==> run G <==
==> flow/design.v <==
module matrix_mul(
    input wire clk,
    input wire reset,
    input wire start,
    input wire [8:0][7:0] matrix_a,
    input wire [8:0][7:0] matrix_b,
    output reg [8:0][15:0] result,
    output reg done
);
reg [3:0] state;
reg [3:0] i, j, k;
reg [15:0] sum;
localparam IDLE = 4'd0, MULTIPLY = 4'd1, DONE = 4'd2;
always @(posedge clk or posedge reset) begin
    if (reset) begin
        state <= IDLE;
        done <= 0;
        i <= 0;
        j <= 0;
        k <= 0;
        sum <= 0;
    end else begin
        case (state)
            IDLE: begin
                if (start) begin
                    state <= MULTIPLY;
                    i <= 0;
                    j <= 0;
                    k <= 0;
                    sum <= 0;
                    done <= 0;
                end
            end
            MULTIPLY: begin
                if (k == 3) begin
                    result[i*3 + j] <= sum;
                    sum <= 0;
                    k <= 0;
                    if (j == 2) begin
                        j <= 0;
                        if (i == 2) begin
                            state <= DONE;
                        end else begin
                            i <= i + 1;
                        end
                    end else begin
                        j <= j + 1;
                    end
                end else begin
                    sum <= sum + matrix_a[i*3 + k] * matrix_b[k*3 + j];
                    k <= k + 1;
                end
            end
            DONE: begin
                done <= 1;
                state <= IDLE;
            end
        endcase
    end
end
endmodule
==> flow/run.sh <==
#!/bin/bash
# the make line also repeats each setting of config.mk as NAME=value (left out here)
make -C /OpenROAD-flow-scripts/flow DESIGN_CONFIG=/design/flow/config.mk WORK_HOME=/design/flow/orfs CLKGATE_MAP_FILE= finish
==> flow/config.mk <==
export PLATFORM = sky130hd
export DESIGN_NAME = matrix_mul
export DESIGN_NICKNAME = matrix_mul
export VERILOG_FILES = /design/flow/design.v
export SDC_FILE = /design/flow/constraint.sdc
export NUM_CORES = 4
export LEC_CHECK = 0
export CAP_MARGIN = 25
export CORE_MARGIN = 2
export CORE_UTILIZATION = 49
export CTS_CLUSTER_DIAMETER = 376
export CTS_CLUSTER_SIZE = 98
export HOLD_SLACK_MARGIN = -0.07
export SLEW_MARGIN = 5
==> flow/constraint.sdc <==
create_clock -name core_clock -period 10.0 [get_ports {clk}]
set_input_delay 2.0000 -clock core_clock [delete_from_list [all_inputs] [get_ports {clk}]]
set_output_delay 2.0000 -clock core_clock [all_outputs]
set_load 0.01 [all_outputs]
==> run D (differences from run G) <==
==> flow/config.mk (replaced) <==
export PLATFORM = sky130hd
export DESIGN_NAME = matrix_mul
export DESIGN_NICKNAME = matrix_mul
export VERILOG_FILES = /design/flow/design.v
export SDC_FILE = /design/flow/constraint.sdc
export NUM_CORES = 4
export LEC_CHECK = 0
export CAP_MARGIN = 20
export CORE_MARGIN = 2
export CORE_UTILIZATION = 60
export CTS_CLUSTER_DIAMETER = 180
export PLACE_DENSITY = 0.6
export SLEW_MARGIN = 20
export TNS_END_PERCENT = 5
==> flow/constraint.sdc (replaced) <==
create_clock -name core_clock -period 4.39 [get_ports {clk}]
set_input_delay 0.8780 -clock core_clock [delete_from_list [all_inputs] [get_ports {clk}]]
set_output_delay 0.8780 -clock core_clock [all_outputs]
set_load 0.01 [all_outputs]
==> flow_summary.rst <==
Run summary
-----------

.. list-table::
   :header-rows: 1

   * - Metric
     - Value
   * - Fraction of area in clock buffers and inverters
     - 3.88%
   * - Run status
     - complete, no violations
   * - Power density over the cells
     - 97.5 mW/mm²
   * - Cell Area, Placed
     - 0.0154 mm²
   * - Instance count on the critical path
     - 22
   * - Die y size
     - 162 µm
   * - Site row count
     - 57
   * - Register share of the cell area
     - 31.8%
-- figures above: run G

==> flow_summary.rst <==
Run summary
-----------

.. list-table::
   :header-rows: 1

   * - Metric
     - Value
   * - Run status
     - complete, but fails checks
   * - Failed Checks
     - negative setup slack
   * - Worst-case setup margin in the final layout
     - -2170 ps
   * - Site row count
     - 52
   * - Instance count on the critical path
     - 23
   * - Final setup fails
     - 14
   * - Cell Area, Placed
     - 0.0165 mm²
   * - Register share of the cell area
     - 29.1%
-- figures above: run D


==> run a: inputs <==
// matrix_mul: RTL as listed in full above, without the edits since
export LEC_CHECK = 0
export CAP_MARGIN = 20
export CORE_MARGIN = 2
export CORE_UTILIZATION = 37
export PLACE_DENSITY = 0.6
export SLEW_MARGIN = 20
create_clock -name core_clock -period 7.91 [get_ports {clk}]
run.sh (not shown) runs the stock make flow with config.mk's settings and CLKGATE_MAP_FILE=.
==> run b (differences from run a) <==
ABC_AREA = 1   (was default)
CORE_ASPECT_RATIO = 0.69   (was default)
CORE_UTILIZATION = 72   (was 37)
CTS_CLUSTER_DIAMETER = 393   (was default)
CTS_CLUSTER_SIZE = 98   (was default)
==> flow/constraint.sdc (replaced) <==
create_clock -name core_clock -period 6.9 [get_ports {clk}]
set_input_delay 1.3800 -clock core_clock [delete_from_list [all_inputs] [get_ports {clk}]]
set_output_delay 1.3800 -clock core_clock [all_outputs]
set_load 0.01 [all_outputs]
==> run c (differences from run a) <==
CELL_PAD_IN_SITES_GLOBAL_PLACEMENT = 0   (was default)
CORE_ASPECT_RATIO = 0.5   (was default)
CORE_UTILIZATION = 61   (was 37)
GPL_TIMING_DRIVEN = 1   (was default)
MAX_ROUTING_LAYER = met5   (was default)
PLACE_DENSITY = 0.56   (was 0.6)
SETUP_SLACK_MARGIN = -0.34   (was default)
TNS_END_PERCENT = 5   (was default)
==> flow/constraint.sdc (replaced) <==
create_clock -name core_clock -period 4.39 [get_ports {clk}]
set_input_delay 0.8780 -clock core_clock [delete_from_list [all_inputs] [get_ports {clk}]]
set_output_delay 0.8780 -clock core_clock [all_outputs]
set_load 0.01 [all_outputs]
==> run d (differences from run a) <==
CORE_UTILIZATION = 59   (was 37)
PLACE_DENSITY = default   (was 0.6)
SETUP_SLACK_MARGIN = -0.35   (was default)
TNS_END_PERCENT = 5   (was default)
==> flow/constraint.sdc (replaced) <==
create_clock -name core_clock -period 4.39 [get_ports {clk}]
set_input_delay 0.8780 -clock core_clock [delete_from_list [all_inputs] [get_ports {clk}]]
set_output_delay 0.8780 -clock core_clock [all_outputs]
set_load 0.01 [all_outputs]
==> comparison table <==
Status: run d complete, but fails checks; run a no timing/DRC/antenna violations; run b aborted with a tool error; run c complete, but fails checks
Failing step: run d -; run a -; run b global routing; run c -
Reasons for failing layout checks: run d setup timing; run a -; run b -; run c setup timing
Synth Area in Simple Gates: run d 8.12%; run a 8.12%; run b 24.9%; run c 8.12%
Number of violations of the max-capacitance limit: run d 0; run a 0; run b -; run c 0
Data required time at the worst endpoint: run d 4750 ps; run a 8230 ps; run b -; run c 4700 ps
Max-slew violation count: run d 0; run a 0; run b -; run c 0
Antenna fix cells: run d 0; run a 0; run b -; run c 3
Proportion of netlist area held by the largest area contributor: run d 35.4%; run a 35.4%; run b 33.9%; run c 35.4%
Worst Path Buf+Inv: run d 3; run a 2; run b -; run c 6
Arrival time reported for the critical path endpoint: run d 6930 ps; run a 7760 ps; run b -; run c 7600 ps
Crit-path max cell delay: run d 550 ps; run a 740 ps; run b -; run c 580 ps
Clk pin slew, worst setup/hold paths: run d 80 ps; run a 80 ps; run b -; run c 80 ps
X dimension of the die: run d 148 um; run a 186 um; run b 164 um; run c 204 um
DRT Wirelength: run d 35900 um; run a 31800 um; run b -; run c 55500 um
Worst slew pin tran: run d 870 ps; run a 1070 ps; run b -; run c 1140 ps

==> inputs of fjord <==
RTL: the design.v shown in full above, as it stands there.
Settings: LEC_CHECK=0, CAP_MARGIN=20, CELL_PAD_IN_SITES_DETAIL_PLACEMENT=2, CELL_PAD_IN_SITES_GLOBAL_PLACEMENT=0, CORE_ASPECT_RATIO=0.5, CORE_MARGIN=7, CORE_UTILIZATION=20, GPL_TIMING_DRIVEN=0, HOLD_SLACK_MARGIN=0.17, MAX_ROUTING_LAYER=met5, PLACE_DENSITY_LB_ADDON=0.28, SETUP_SLACK_MARGIN=1.09, SLEW_MARGIN=10; clock period 4.44 ns.
==> inputs of indigo, as changes to fjord <==
==> flow/config.mk (replaced) <==
export PLATFORM = sky130hd
export DESIGN_NAME = matrix_mul
export DESIGN_NICKNAME = matrix_mul
export VERILOG_FILES = /design/flow/design.v
export SDC_FILE = /design/flow/constraint.sdc
export NUM_CORES = 4
export LEC_CHECK = 0
export CAP_MARGIN = 20
export CELL_PAD_IN_SITES_GLOBAL_PLACEMENT = 0
export CORE_ASPECT_RATIO = 0.86
export CORE_MARGIN = 2
export CORE_UTILIZATION = 61
export GPL_TIMING_DRIVEN = 1
export MAX_ROUTING_LAYER = met4
export SLEW_MARGIN = 20
export TNS_END_PERCENT = 5
==> flow/constraint.sdc (replaced) <==
create_clock -name core_clock -period 4.67 [get_ports {clk}]
set_input_delay 0.9340 -clock core_clock [delete_from_list [all_inputs] [get_ports {clk}]]
set_output_delay 0.9340 -clock core_clock [all_outputs]
set_load 0.01 [all_outputs]
==> qor summary <==
	indigo	fjord
Result of the run	complete, but fails checks	complete, but fails checks
Layout check failures	setup timing	setup timing
Leak	7.29 nW	7.34 nW
Weighted congestion reported at the end of routability-driven placement	0.952	0.802
Largest fanout on the critical path	5	8
Total die size	21200 sq um	68600 sq um
Transition at the pin with the smallest max-transition slack	1.03 ns	0.938 ns
P_comb	0.000196 W	0.000214 W
Via count of the first global-routing pass	10300	10800
Min setup slack post-route	-2.26 ns	-2.52 ns
Combinational Area	6890 sq um	7210 sq um
Cell Pwr Density	188 nW/um^2	188 nW/um^2
Wire length per cell	23.9 um	22.7 um
Logic gate fraction of the total cell area	39.3%	38.3%
Floorplan die width	157 um	363 um

==> inputs of v34 <==
// matrix_mul: RTL as listed in full above, without the edits since
clock: 10.0 ns
lec_check: 0
cap_margin: 25
core_aspect_ratio: 0.51
core_margin: 2
core_utilization: 55
cts_cluster_diameter: 376
cts_cluster_size: 98
hold_slack_margin: -0.07
slew_margin: 5
tns_end_percent: 15
==> inputs of v27, as changes to v34 <==
- CAP_MARGIN: 25 -> 20
- CORE_ASPECT_RATIO: 0.51 -> default
- CORE_UTILIZATION: 55 -> 59
- CTS_CLUSTER_DIAMETER: 376 -> default
- CTS_CLUSTER_SIZE: 98 -> default
- HOLD_SLACK_MARGIN: -0.07 -> default
- SLEW_MARGIN: 5 -> 20
- TNS_END_PERCENT: 15 -> default
==> flow/constraint.sdc (replaced) <==
create_clock -name core_clock -period 4.39 [get_ports {clk}]
set_input_delay 0.8780 -clock core_clock [delete_from_list [all_inputs] [get_ports {clk}]]
set_output_delay 0.8780 -clock core_clock [all_outputs]
set_load 0.01 [all_outputs]
==> flow_summary.yaml <==
# yosys + openroad results
placed_design:
  place_inst: 1615
outcome:
  violations: "setup timing"
  status: "failed layout checks"
power_and_ir_drop:
  power_clock_uw: 1600
  power_density_nw_per_um2: 200
  swShare: 0.242
sta:
  setup_violations: 29
  fin_ws_ps: -2090
cts:
  post_cts_resized: 32
(the above is from v27)
==> flow_summary.yaml <==
# yosys + openroad results
outcome:
  status: "no timing/DRC/antenna violations"
sta:
  setup_violations: 0
power_and_ir_drop:
  swShare: 0.223
  power_density_nw_per_um2: 94.5
  power_clock_uw: 647
cts:
  post_cts_resized: 0
(the above is from v34)

==> job 6974: inputs <==
RTL: the design.v shown in full above, as it stands there.
clock: 4.39 ns
lec_check: 0
cap_margin: 20
core_margin: 2
core_utilization: 57
cts_cluster_diameter: 241
cts_cluster_size: 98
place_density: 0.6
slew_margin: 20
==> job 2862 (differences from job 6974) <==
--- a/flow/config.mk
+++ b/flow/config.mk
@@ -8,7 +8,5 @@
 export CAP_MARGIN = 20
 export CORE_MARGIN = 2
-export CORE_UTILIZATION = 57
-export CTS_CLUSTER_DIAMETER = 241
-export CTS_CLUSTER_SIZE = 98
+export CORE_UTILIZATION = 60
 export PLACE_DENSITY = 0.6
 export SLEW_MARGIN = 20
==> flow/constraint.sdc (replaced) <==
create_clock -name core_clock -period 5.71 [get_ports {clk}]
set_input_delay 1.1420 -clock core_clock [delete_from_list [all_inputs] [get_ports {clk}]]
set_output_delay 1.1420 -clock core_clock [all_outputs]
set_load 0.01 [all_outputs]
==> comparison table <==
quantity	job 6974	job 2862
Result of the run	finished with violations	finished with violations
Violated checks	negative setup slack	negative setup slack
Overall die area	22,600 um2	21,500 um2
Pin count of the biggest net entering global routing	77	80
Fraction of area in non-clock buffers	25.5%	23.5%
Wire length of the first global-routing pass	53,600 um	53,900 um
HPWL reported at the end of detailed placement	26,500 um	25,200 um
Switching power share of the total	23.1%	22.8%
Static leakage power	7.52 nW	7.24 nW
Slew headroom	41.7%	32.5%
Combined area of the multi-input logic cells	6970 um2	6980 um2
Final period demand of the worst path	6.65 ns	6.68 ns
Instance area at placement	16,600 um2	16,300 um2
Number of violations reported at the end of detailed-routing iteration 0	719	547
Number of cells on the critical path	26	27
Reported sequential group power	1.78 mW	1.37 mW
Buffers, non-clock	477	439
Multi-input gate share of the layout cell area	38.8%	39.8%
Crit path largest cell delay	0.58 ns	0.51 ns
Filler cell count in the final layout	1,074	954
Proportion of cell area spent on the clock network	3.34%	3.41%
Fin worst setup slack	-2.26 ns	-0.968 ns

==> run F: inputs <==
Starts from the design.v that is shown in full above.
Settings: LEC_CHECK=0, CAP_MARGIN=20, CELL_PAD_IN_SITES_GLOBAL_PLACEMENT=0, CORE_ASPECT_RATIO=0.86, CORE_MARGIN=2, CORE_UTILIZATION=56, GPL_TIMING_DRIVEN=1, MAX_ROUTING_LAYER=met5, PLACE_DENSITY=0.41, SLEW_MARGIN=20; clock period 5.94 ns.
==> run Y: changes against run F <==
Settings changed: CELL_PAD_IN_SITES_GLOBAL_PLACEMENT 0 to not set, CORE_ASPECT_RATIO 0.86 to not set, CORE_UTILIZATION 56 to 40, GPL_TIMING_DRIVEN 1 to not set, MAX_ROUTING_LAYER met5 to not set, PLACE_DENSITY 0.41 to 0.6.
==> flow/constraint.sdc (replaced) <==
create_clock -name core_clock -period 10.0 [get_ports {clk}]
set_input_delay 2.0000 -clock core_clock [delete_from_list [all_inputs] [get_ports {clk}]]
set_output_delay 2.0000 -clock core_clock [all_outputs]
set_load 0.01 [all_outputs]
==> notes <==
- Run Y finished with timing, DRC and antenna clean. Run F completed, yet does not pass: setup timing.
- Between run F and run Y, the lower combinational power is in run Y (gap 90%, measured against run Y).
- Between run F and run Y, the lower via count is in run Y (gap about 9%, measured against run Y).
- Between run F and run Y, the lower non-clock buffer count is in run Y (gap 143).
- First-iteration DRC count: run F is larger than run Y (about 3%).
- In run Y the wire length is smaller than in run F, by about 2%.
==> figures <==
quantity	run F	run Y
Run status	finished with violations	no timing/DRC/antenna violations
Reasons for failing layout checks	setup timing	-
Die Y	141 um	179 um
Post-layout instance area	17500 um2	16100 um2
Clock network contribution to total cell area	3.29%	3.71%
Total Neg Setup Slack	-1.81 ns	0 ns
Maximum achievable frequency	0.155 GHz	0.129 GHz
Met3 layer wire length in the routed design	1.72 mm	1.34 mm
Crit path launch	k[1]	i[0]
Horizontal die size	163 um	179 um
Static Leakage	7.23 nW	6.46 nW
Crit share post-route	108%	77.6%

==> build 73: inputs <==
Starts from the design.v that is shown in full above.
clock: 4.44 ns
lec_check: 0
cap_margin: 20
cell_pad_in_sites_global_placement: 0
core_aspect_ratio: 0.5
core_margin: 2
core_utilization: 45
cts_cluster_diameter: 336
cts_cluster_size: 71
gpl_timing_driven: 1
max_routing_layer: met5
place_density: 0.41
slew_margin: 20
tns_end_percent: 5
==> inputs of build 57, as changes to build 73 <==
==> flow/config.mk (replaced) <==
export PLATFORM = sky130hd
export DESIGN_NAME = matrix_mul
export DESIGN_NICKNAME = matrix_mul
export VERILOG_FILES = /design/flow/design.v
export SDC_FILE = /design/flow/constraint.sdc
export NUM_CORES = 4
export LEC_CHECK = 0
export CAP_MARGIN = 20
export CORE_MARGIN = 2
export CORE_UTILIZATION = 68
export CTS_CLUSTER_DIAMETER = 180
export CTS_CLUSTER_SIZE = 37
export PLACE_DENSITY = 0.6
export SLEW_MARGIN = 20
export TNS_END_PERCENT = 5
==> flow/constraint.sdc (replaced) <==
create_clock -name core_clock -period 6.76 [get_ports {clk}]
set_input_delay 1.3520 -clock core_clock [delete_from_list [all_inputs] [get_ports {clk}]]
set_output_delay 1.3520 -clock core_clock [all_outputs]
set_load 0.01 [all_outputs]
==> inputs of trial 44, as changes to build 73 <==
==> flow/config.mk (replaced) <==
export PLATFORM = sky130hd
export DESIGN_NAME = matrix_mul
export DESIGN_NICKNAME = matrix_mul
export VERILOG_FILES = /design/flow/design.v
export SDC_FILE = /design/flow/constraint.sdc
export NUM_CORES = 4
export LEC_CHECK = 0
export CAP_MARGIN = 20
export CORE_MARGIN = 2
export CORE_UTILIZATION = 66
export CTS_CLUSTER_DIAMETER = 233
export SLEW_MARGIN = 20
==> flow/constraint.sdc (replaced) <==
create_clock -name core_clock -period 6.67 [get_ports {clk}]
set_input_delay 1.3340 -clock core_clock [delete_from_list [all_inputs] [get_ports {clk}]]
set_output_delay 1.3340 -clock core_clock [all_outputs]
set_load 0.01 [all_outputs]
==> inputs of build 82, as changes to build 73 <==
--- a/flow/config.mk
+++ b/flow/config.mk
@@ -9,11 +9,10 @@
 export CELL_PAD_IN_SITES_GLOBAL_PLACEMENT = 0
 export CORE_ASPECT_RATIO = 0.5
 export CORE_MARGIN = 2
-export CORE_UTILIZATION = 45
-export CTS_CLUSTER_DIAMETER = 336
-export CTS_CLUSTER_SIZE = 71
+export CORE_UTILIZATION = 58
 export GPL_TIMING_DRIVEN = 1
 export MAX_ROUTING_LAYER = met5
 export PLACE_DENSITY = 0.41
+export SETUP_SLACK_MARGIN = -0.34
 export SLEW_MARGIN = 20
 export TNS_END_PERCENT = 5
==> impl_metrics.yaml <==
# implementation run metrics
critical_path:
  worst-path-stages: 25
worst_hold_path:
  worstHoldEndpoint: "state[0]$_DFF_PP1_"
finish:
  num-nonclk-buffers: 452
  nClkBuffers: 21
  seq_share: 0.2897
pwr:
  leakage_nw: 7.330
  powerSeq_mw: 1.76
  power_density_mw_per_mm2: 195.2
sta:
  setup_viol: 14
  setup_slack_ns: -2.098
  fin_skew_ns: 0.01199
die:
  rows: 42
placement:
  placedCellCount: 1698
outcome:
  failed_checks: "negative setup slack"
  outcome: "failed layout checks"
detailed_routing:
  routed-via-count: 9164
(the above is from build 73)
==> impl_metrics.yaml <==
# implementation run metrics
finish:
  nClkBuffers: 17
  num-nonclk-buffers: 381
  seq_share: 0.3058
worst_hold_path:
  worstHoldEndpoint: "result[43]$_DFFE_PP_"
  hold_depth: 1
sta:
  fin_skew_ns: 0.03250
  rsz0062_at_grt: "yes"
  setup_viol: 9
  setup_slack_ns: -0.7989
yosys:
  ys_cells: 964
  top_cell_area_share: 0.3540
detailed_routing:
  routed-via-count: 11870
outcome:
  outcome: "failed layout checks"
  failed_checks: "negative setup slack"
critical_path:
  worst-path-stages: 29
die:
  rows: 49
pwr:
  leakage_nw: 6.881
  power_density_mw_per_mm2: 139.1
  powerSeq_mw: 1.16
placement:
  placedCellCount: 1503
(the above is from build 57)
==> impl_metrics.yaml <==
# implementation run metrics
sta:
  setup_viol: 99
  fin_skew_ns: 0.02498
  setup_slack_ns: -2.368
outcome:
  outcome: "failed layout checks"
  failed_checks: "negative setup slack"
worst_hold_path:
  worstHoldEndpoint: "state[0]$_DFF_PP1_"
pwr:
  power_density_mw_per_mm2: 196.9
  powerSeq_mw: 1.76
die:
  rows: 37
finish:
  nClkBuffers: 19
(the above is from build 82)
==> impl_metrics.yaml <==
# generated from flow reports
outcome:
  outcome: "stopped before the end"
  haltStage: "global routing"
  error: "[ERROR GRT-0232] Routing congestion too high. Check the congestion heatmap in the GUI."
clock_network:
  clk_path_buf_depth: 2
  cts_root_buffer: "clkbuf_16"
die:
  rows: 49
placement:
  placed_area_mm2: 0.01587
  placedCellCount: 1521
yosys:
  ys_sh_xor: 0.01782
  synth_area_mm2: 0.01221
  syn_avg_cell_area_um2: 12.67
global_routing:
  busiest_layer: "met2"
(the above is from trial 44)
No activity file was given, so power comes from the tool's default toggle rates.
